==> run a <==
==> flow/design.v <==
`timescale 1ns / 1ps
module accelerator (
    input  wire clk,
    input  wire rst_n,
    input  wire in_valid,
    input  wire [31:0] in_data,
    output wire in_ready,
    output wire out_valid,
    output wire [31:0] out_data,
    input  wire out_ready
);
parameter MAX_SHAPES = 8;
parameter MAX_REGION_W = 64;
parameter MAX_REGION_H = 64;
parameter MAX_SHAPE_CELLS = 16;
function integer clog2;
    input integer value;
    integer v;
    begin
        v = value - 1;
        for (clog2 = 0; v > 0; clog2 = clog2 + 1)
            v = v >> 1;
    end
endfunction
localparam integer SHAPE_IDX_W = clog2(MAX_SHAPES + 1);
localparam ST_IDLE        = 3'd0;
localparam ST_LOAD_SHAPES = 3'd1;
localparam ST_LOAD_REGION = 3'd2;
localparam ST_OUTPUT      = 3'd3;
reg [2:0] state;
reg [15:0] num_shapes;
reg [15:0] num_regions;
reg [15:0] regions_seen;
reg [31:0] regions_that_fit;
reg [7:0] shape_num_cells [0:MAX_SHAPES-1];
reg [SHAPE_IDX_W-1:0] shape_idx;
reg [1:0] shape_substate;  
reg [7:0] cells_remaining;
reg [15:0] region_w;
reg [15:0] region_h;
reg [7:0] region_q [0:MAX_SHAPES-1];
reg [1:0] region_substate;  
integer i;
wire accept = in_valid && in_ready;
wire shape_loading_done = (shape_idx >= num_shapes);
wire region_loading_done = (regions_seen >= num_regions);
assign in_ready =
    (state == ST_IDLE)        ? 1'b1 :
    (state == ST_LOAD_SHAPES) ? !shape_loading_done :
    (state == ST_LOAD_REGION) ? !region_loading_done :
    1'b0;  
assign out_valid = (state == ST_OUTPUT);
assign out_data  = regions_that_fit;
always @(posedge clk) begin
    if (!rst_n) begin
        state <= ST_IDLE;
        num_shapes <= 16'd0;
        num_regions <= 16'd0;
        regions_seen <= 16'd0;
        regions_that_fit <= 32'd0;
        shape_idx <= {SHAPE_IDX_W{1'b0}};
        shape_substate <= 2'd0;
        cells_remaining <= 8'd0;
        region_substate <= 2'd0;
        region_w <= 16'd0;
        region_h <= 16'd0;
        for (i = 0; i < MAX_SHAPES; i = i + 1) begin
            shape_num_cells[i] <= 8'd0;
            region_q[i] <= 8'd0;
        end
    end else begin
        case (state)
            ST_IDLE: begin
                if (accept) begin
                    num_shapes <= (in_data[15:0] > MAX_SHAPES) ? MAX_SHAPES : in_data[15:0];
                    num_regions <= in_data[31:16];
                    regions_seen <= 16'd0;
                    regions_that_fit <= 32'd0;
                    shape_idx <= {SHAPE_IDX_W{1'b0}};
                    shape_substate <= 2'd0;
                    cells_remaining <= 8'd0;
                    region_substate <= 2'd0;
                    state <= ST_LOAD_SHAPES;
                end
            end
            ST_LOAD_SHAPES: begin
                if (shape_idx >= num_shapes) begin
                    region_substate <= 2'd0;
                    state <= ST_LOAD_REGION;
                end else if (accept) begin
                    case (shape_substate)
                        2'd0: begin
                            shape_num_cells[shape_idx] <= in_data[23:16];
                            cells_remaining <= in_data[23:16];
                            if (in_data[23:16] == 0) begin
                                shape_idx <= shape_idx + 1'b1;
                                shape_substate <= 2'd0;
                            end else begin
                                shape_substate <= 2'd1;
                            end
                        end
                        2'd1: begin
                            if (cells_remaining <= 8'd4) begin
                                cells_remaining <= 8'd0;
                                shape_idx <= shape_idx + 1'b1;
                                shape_substate <= 2'd0;
                            end else begin
                                cells_remaining <= cells_remaining - 8'd4;
                                shape_substate <= 2'd1;
                            end
                        end
                        default: shape_substate <= 2'd0;
                    endcase
                end
            end
            ST_LOAD_REGION: begin
                if (regions_seen >= num_regions) begin
                    state <= ST_OUTPUT;
                end else if (accept) begin
                    case (region_substate)
                        2'd0: begin
                            region_w <= in_data[15:0];
                            region_h <= in_data[31:16];
                            for (i = 0; i < MAX_SHAPES; i = i + 1) begin
                                region_q[i] <= 8'd0;
                            end
                            region_substate <= 2'd1;
                        end
                        2'd1: begin
                            region_q[0] <= in_data[7:0];
                            if (MAX_SHAPES > 1) region_q[1] <= in_data[15:8];
                            if (MAX_SHAPES > 2) region_q[2] <= in_data[23:16];
                            if (MAX_SHAPES > 3) region_q[3] <= in_data[31:24];
                            region_substate <= 2'd2;
                        end
                        2'd2: begin
                            if (MAX_SHAPES > 4) region_q[4] <= in_data[7:0];
                            if (MAX_SHAPES > 5) region_q[5] <= in_data[15:8];
                            if (MAX_SHAPES > 6) region_q[6] <= in_data[23:16];
                            if (MAX_SHAPES > 7) region_q[7] <= in_data[31:24];
                            begin : area_calc_block
                                reg [31:0] ra;
                                reg [31:0] ta;
                                integer k;
                                ra = region_w * region_h;
                                ta = 32'd0;
                                for (k = 0; (k < MAX_SHAPES) && (k < 4); k = k + 1) begin
                                    ta = ta + (shape_num_cells[k] * region_q[k]);
                                end
                                if (MAX_SHAPES > 4) ta = ta + (shape_num_cells[4] * in_data[7:0]);
                                if (MAX_SHAPES > 5) ta = ta + (shape_num_cells[5] * in_data[15:8]);
                                if (MAX_SHAPES > 6) ta = ta + (shape_num_cells[6] * in_data[23:16]);
                                if (MAX_SHAPES > 7) ta = ta + (shape_num_cells[7] * in_data[31:24]);
                                if (ta <= ra) begin
                                    regions_that_fit <= regions_that_fit + 1'b1;
                                end
                            end
                            regions_seen <= regions_seen + 1'b1;
                            region_substate <= 2'd0;
                        end
                        default: region_substate <= 2'd0;
                    endcase
                end
            end
            ST_OUTPUT: begin
                if (out_valid && out_ready) begin
                    state <= ST_IDLE;
                end
            end
            default: state <= ST_IDLE;
        endcase
    end
end
endmodule
`timescale 1ns / 1ps
module day12_top #(
    parameter MAX_REGION_W = 64,
    parameter MAX_REGION_H = 64
) (
    input  wire clk,
    input  wire rst_n,
    input  wire in_valid,
    input  wire [31:0] in_data,
    output wire in_ready,
    output wire out_valid,
    output wire [31:0] out_data,
    input  wire out_ready
);
accelerator #(
    .MAX_REGION_W(MAX_REGION_W),
    .MAX_REGION_H(MAX_REGION_H)
) accel (
    .clk(clk),
    .rst_n(rst_n),
    .in_valid(in_valid),
    .in_data(in_data),
    .in_ready(in_ready),
    .out_valid(out_valid),
    .out_data(out_data),
    .out_ready(out_ready)
);
endmodule
==> flow/run.sh <==
#!/bin/bash
# the make line also repeats each setting of config.mk as NAME=value (left out here)
make -C /OpenROAD-flow-scripts/flow DESIGN_CONFIG=/design/flow/config.mk WORK_HOME=/design/flow/orfs CLKGATE_MAP_FILE= finish
==> flow/config.mk <==
export PLATFORM = sky130hd
export DESIGN_NAME = day12_top
export DESIGN_NICKNAME = day12_top
export VERILOG_FILES = /design/flow/design.v
export SDC_FILE = /design/flow/constraint.sdc
export NUM_CORES = 4
export LEC_CHECK = 0
export ABC_AREA = 1
export CAP_MARGIN = 20
export CELL_PAD_IN_SITES_GLOBAL_PLACEMENT = 0
export CORE_ASPECT_RATIO = 1.53
export CORE_MARGIN = 9
export CORE_UTILIZATION = 57
export CTS_CLUSTER_SIZE = 69
export GPL_TIMING_DRIVEN = 0
export HOLD_SLACK_MARGIN = -0.07
export MAX_ROUTING_LAYER = met4
export PLACE_DENSITY = 0.64
export SLEW_MARGIN = 35
export TNS_END_PERCENT = 35
==> flow/constraint.sdc <==
create_clock -name core_clock -period 18.7 [get_ports {clk}]
set_input_delay 3.7400 -clock core_clock [delete_from_list [all_inputs] [get_ports {clk}]]
set_output_delay 3.7400 -clock core_clock [all_outputs]
set_load 0.01 [all_outputs]
==> run b: changes against run a <==
- CELL_PAD_IN_SITES_GLOBAL_PLACEMENT: 0 -> unset
- CORE_ASPECT_RATIO: 1.53 -> 0.69
- CORE_MARGIN: 9 -> 2
- CORE_UTILIZATION: 57 -> 72
- CTS_CLUSTER_DIAMETER: unset -> 91
- CTS_CLUSTER_SIZE: 69 -> unset
- GPL_ROUTABILITY_DRIVEN: unset -> 1
- GPL_TIMING_DRIVEN: 0 -> unset
- HOLD_SLACK_MARGIN: -0.07 -> unset
- PLACE_DENSITY: 0.64 -> 0.68
- SETUP_SLACK_MARGIN: unset -> 0.38
- SLEW_MARGIN: 35 -> 20
- TNS_END_PERCENT: 35 -> unset
==> flow/constraint.sdc (replaced) <==
create_clock -name core_clock -period 11.1 [get_ports {clk}]
set_input_delay 2.2200 -clock core_clock [delete_from_list [all_inputs] [get_ports {clk}]]
set_output_delay 2.2200 -clock core_clock [all_outputs]
set_load 0.01 [all_outputs]
==> run c: changes against run a <==
- CELL_PAD_IN_SITES_GLOBAL_PLACEMENT: 0 -> unset
- CORE_ASPECT_RATIO: 1.53 -> unset
- CORE_MARGIN: 9 -> 2
- CORE_UTILIZATION: 57 -> 72
- CTS_CLUSTER_DIAMETER: unset -> 331
- CTS_CLUSTER_SIZE: 69 -> 13
- GPL_TIMING_DRIVEN: 0 -> unset
- HOLD_SLACK_MARGIN: -0.07 -> unset
- MAX_ROUTING_LAYER: met4 -> unset
- PLACE_DENSITY: 0.64 -> unset
- PLACE_DENSITY_LB_ADDON: unset -> 0.17
- SLEW_MARGIN: 35 -> 20
- TNS_END_PERCENT: 35 -> unset
==> flow/constraint.sdc (replaced) <==
create_clock -name core_clock -period 7.85 [get_ports {clk}]
set_input_delay 1.5700 -clock core_clock [delete_from_list [all_inputs] [get_ports {clk}]]
set_output_delay 1.5700 -clock core_clock [all_outputs]
set_load 0.01 [all_outputs]
==> run d: changes against run a <==
- ABC_AREA: 1 -> unset
- CELL_PAD_IN_SITES_GLOBAL_PLACEMENT: 0 -> unset
- CORE_ASPECT_RATIO: 1.53 -> unset
- CORE_MARGIN: 9 -> 2
- CORE_UTILIZATION: 57 -> 72
- CTS_CLUSTER_DIAMETER: unset -> 309
- CTS_CLUSTER_SIZE: 69 -> unset
- GPL_TIMING_DRIVEN: 0 -> unset
- HOLD_SLACK_MARGIN: -0.07 -> unset
- MAX_ROUTING_LAYER: met4 -> unset
- PLACE_DENSITY: 0.64 -> 0.36
- SLEW_MARGIN: 35 -> 20
- TNS_END_PERCENT: 35 -> unset
==> flow/constraint.sdc (replaced) <==
create_clock -name core_clock -period 15.5 [get_ports {clk}]
set_input_delay 3.1000 -clock core_clock [delete_from_list [all_inputs] [get_ports {clk}]]
set_output_delay 3.1000 -clock core_clock [all_outputs]
set_load 0.01 [all_outputs]
==> notes <==
Run c ran to the end with violations: negative setup slack. Run d produced a clean layout. Run a went through all stages and came out clean. Run b completed and failed the layout checks on negative setup slack.
Cell area, highest first: run c, run b, run a, run d.
Non-clock buffer count, lowest first: run d, run a, run b, run c.
Synthesized area is the same in run c and run b.
The lowest via count belongs to run d, the highest to run c.
The highest first-iteration DRC count belongs to run b, the lowest to run a.
Core utilization, highest first: run c, run b, run d, run a.
Final cell count, lowest first: run d, run b, run a, run c.
Sequential share of layout area: run d > run a > run b > run c.
In flip-flop count, run b and run d do not differ.
Register-to-register slack, highest first: run a, run d, run b, run c.
==> figures <==
quantity	run a	run d	run b	run c
Setup slack after layout	2.460 ns	0.6821 ns	-1.193 ns	-3.865 ns
Switching power summed over all nets	0.002538 W	0.002487 W	0.005019 W	0.006716 W
Worst reg-to-reg setup slack	5.91 ns	3.03 ns	-0.36 ns	-3.51 ns
Routability-driven placement congestion ratio	0.9904	0.9440	1.029	0.9842
Yosys synthesis chip area	40,740 µm²	38,690 µm²	40,740 µm²	40,740 µm²
Via count of the first global-routing pass	35,790	30,210	36,020	38,720
FA/HA/MAJ Cells, Area Fraction	41.68%	43.92%	41.68%	41.68%
Worst voltage drop across the vdd grid	0.0003091 V	0.0003507 V	0.0008238 V	0.001157 V
Mapped Area	40,740 µm²	38,690 µm²	40,740 µm²	40,740 µm²
Count of buffers added by post-CTS timing repair for setup	0	0	18	16
Outcome	finished clean	finished clean	complete, but fails checks	complete, but fails checks
Violated checks	-	-	negative setup slack	negative setup slack
Floorplan die area	81,640 µm²	55,600 µm²	58,540 µm²	58,500 µm²
CTS clock-pin slew for the worst setup and hold paths	0.07 ns	0.06 ns	0.06 ns	0.06 ns
Pint	0.002198 W	0.002805 W	0.005524 W	0.007433 W
Mean number of vias per cell	5.273	5.924	5.596	5.594
Gates resized, CTS repair	0	0	79	88
Number of placement rows	120	84	72	87
Share of the clock period used by the worst path after layout	86.84%	95.60%	110.8%	149.2%
Logic depth of the worst register-to-register path	59	53	60	61
Final design instance area without fill	43,410 µm²	41,020 µm²	45,630 µm²	47,040 µm²
Count of mapped cells out of synthesis	5,535	4,373	5,535	5,535
Length of routed met2 wiring	64,000 µm	42,900 µm	49,250 µm	56,300 µm
Power figures rest on the tool's default switching activity, not on a simulated workload.
